Design project, start of the top module:
module project (input wrEnable, input [4:0] wrReg, input [4:0] rdReg1, input [4:0] rdReg2, input clk, input [3:0] opCode, input [4:0] shiftAmt, output signed [31:0] result, input selCh, input [31:0] selData);
Size: roughly 3800 cells after synthesis, roughly 0.057 mm² of cells after synthesis.
export LEC_CHECK = 0
export CAP_MARGIN = 20
export CORE_MARGIN = 2
export CORE_UTILIZATION = 56
export SETUP_SLACK_MARGIN = 1.61
export SLEW_MARGIN = 20
create_clock -name core_clock -period 5.49 [get_ports {clk}]
run.sh (not shown) runs the stock make flow with config.mk's settings and CLKGATE_MAP_FILE=.
The first run finished but failed the layout checks on setup timing.
Then changed:
--- a/flow/config.mk
+++ b/flow/config.mk
@@ -10,2 +10 @@
-export CORE_UTILIZATION = 56
-export SETUP_SLACK_MARGIN = 1.61
+export CORE_UTILIZATION = 34
==> flow/constraint.sdc (replaced) <==
create_clock -name core_clock -period 9.88 [get_ports {clk}]
set_input_delay 1.9760 -clock core_clock [delete_from_list [all_inputs] [get_ports {clk}]]
set_output_delay 1.9760 -clock core_clock [all_outputs]
set_load 0.01 [all_outputs]
The new run finished with timing, DRC and antenna clean.
Synthesized cell count stays the same.
Total power drops by well over a third.
Area after synthesis stays the same.
Non-clock buffer count went down by 1009.
Die area went up by well over a third.
Count of clock-buffer cells in the layout drops by 3.
Flip-flop count stays the same.
Worst hold slack is better by 0.93 ns.
Then changed:
--- a/flow/config.mk
+++ b/flow/config.mk
@@ -10 +10,4 @@
-export CORE_UTILIZATION = 34
+export CORE_UTILIZATION = 56
+export CTS_CLUSTER_SIZE = 57
+export PLACE_DENSITY_LB_ADDON = 0.01
+export SETUP_SLACK_MARGIN = 1.62
==> flow/constraint.sdc (replaced) <==
create_clock -name core_clock -period 5.49 [get_ports {clk}]
set_input_delay 1.0980 -clock core_clock [delete_from_list [all_inputs] [get_ports {clk}]]
set_output_delay 1.0980 -clock core_clock [all_outputs]
set_load 0.01 [all_outputs]
Outcome:
- This time the run finished with setup timing left
- worst setup slack is worse by 1.7 ns
- hold slack is worse by 0.83 ns
- non-clock buffer count rose by 981
- routed wire length rose by about 12%
- utilization rose by 37 points
Then changed:
--- a/flow/config.mk
+++ b/flow/config.mk
@@ -10,2 +10,2 @@
-export CORE_UTILIZATION = 56
-export CTS_CLUSTER_SIZE = 57
+export CORE_UTILIZATION = 58
+export CTS_CLUSTER_SIZE = 50
@@ -13 +13 @@
-export SETUP_SLACK_MARGIN = 1.62
+export SETUP_SLACK_MARGIN = 1.61
Outcome: The changed run completed, yet does not pass: setup timing. Routed wire length is higher by a few percent. Cell area rose slightly. Combinational power goes up by a few percent. Global-route usage grows by 2.7 points. Clock-buffer cell count drops by 12. Worst setup slack improves by 0.071 ns. Sequential share of layout area came out lower by 0.36 points. Sequential power stays flat. Die area is lower by a few percent. Clock skew rises by 0.017 ns.
Then changed:
--- a/flow/config.mk
+++ b/flow/config.mk
@@ -10,4 +10 @@
-export CORE_UTILIZATION = 58
-export CTS_CLUSTER_SIZE = 50
-export PLACE_DENSITY_LB_ADDON = 0.01
-export SETUP_SLACK_MARGIN = 1.61
+export CORE_UTILIZATION = 40
==> flow/constraint.sdc (replaced) <==
create_clock -name core_clock -period 9.88 [get_ports {clk}]
set_input_delay 1.9760 -clock core_clock [delete_from_list [all_inputs] [get_ports {clk}]]
set_output_delay 1.9760 -clock core_clock [all_outputs]
set_load 0.01 [all_outputs]
=> The changed run produced a layout that fails on setup timing. Power came out lower by 50%. Hold slack is better by 0.79 ns. Non-clock buffer count shrinks by 1025. Sequential power is lower by 44%. Clock-buffer cell count climbs by 15. Die area rises by 44%. Sequential cell count stays the same. Synthesized cell count is unchanged. Worst setup slack is better by 1.4 ns.
Then changed:
--- a/flow/config.mk
+++ b/flow/config.mk
@@ -10 +10,5 @@
-export CORE_UTILIZATION = 40
+export CORE_UTILIZATION = 61
+export CTS_CLUSTER_SIZE = 50
+export MAX_ROUTING_LAYER = met4
+export PLACE_DENSITY_LB_ADDON = 0.01
+export SETUP_SLACK_MARGIN = 1.61
@@ -11,0 +16 @@
+export TNS_END_PERCENT = 5
==> flow/constraint.sdc (replaced) <==
create_clock -name core_clock -period 5.49 [get_ports {clk}]
set_input_delay 1.0980 -clock core_clock [delete_from_list [all_inputs] [get_ports {clk}]]
set_output_delay 1.0980 -clock core_clock [all_outputs]
set_load 0.01 [all_outputs]
Result:
- With this change the flow aborted during 5_1_grt with GRT-0232
- synthesized cell count stays the same
- area after synthesis does not change
- die area fell by about 34%
Power and IR drop assume default switching activity.
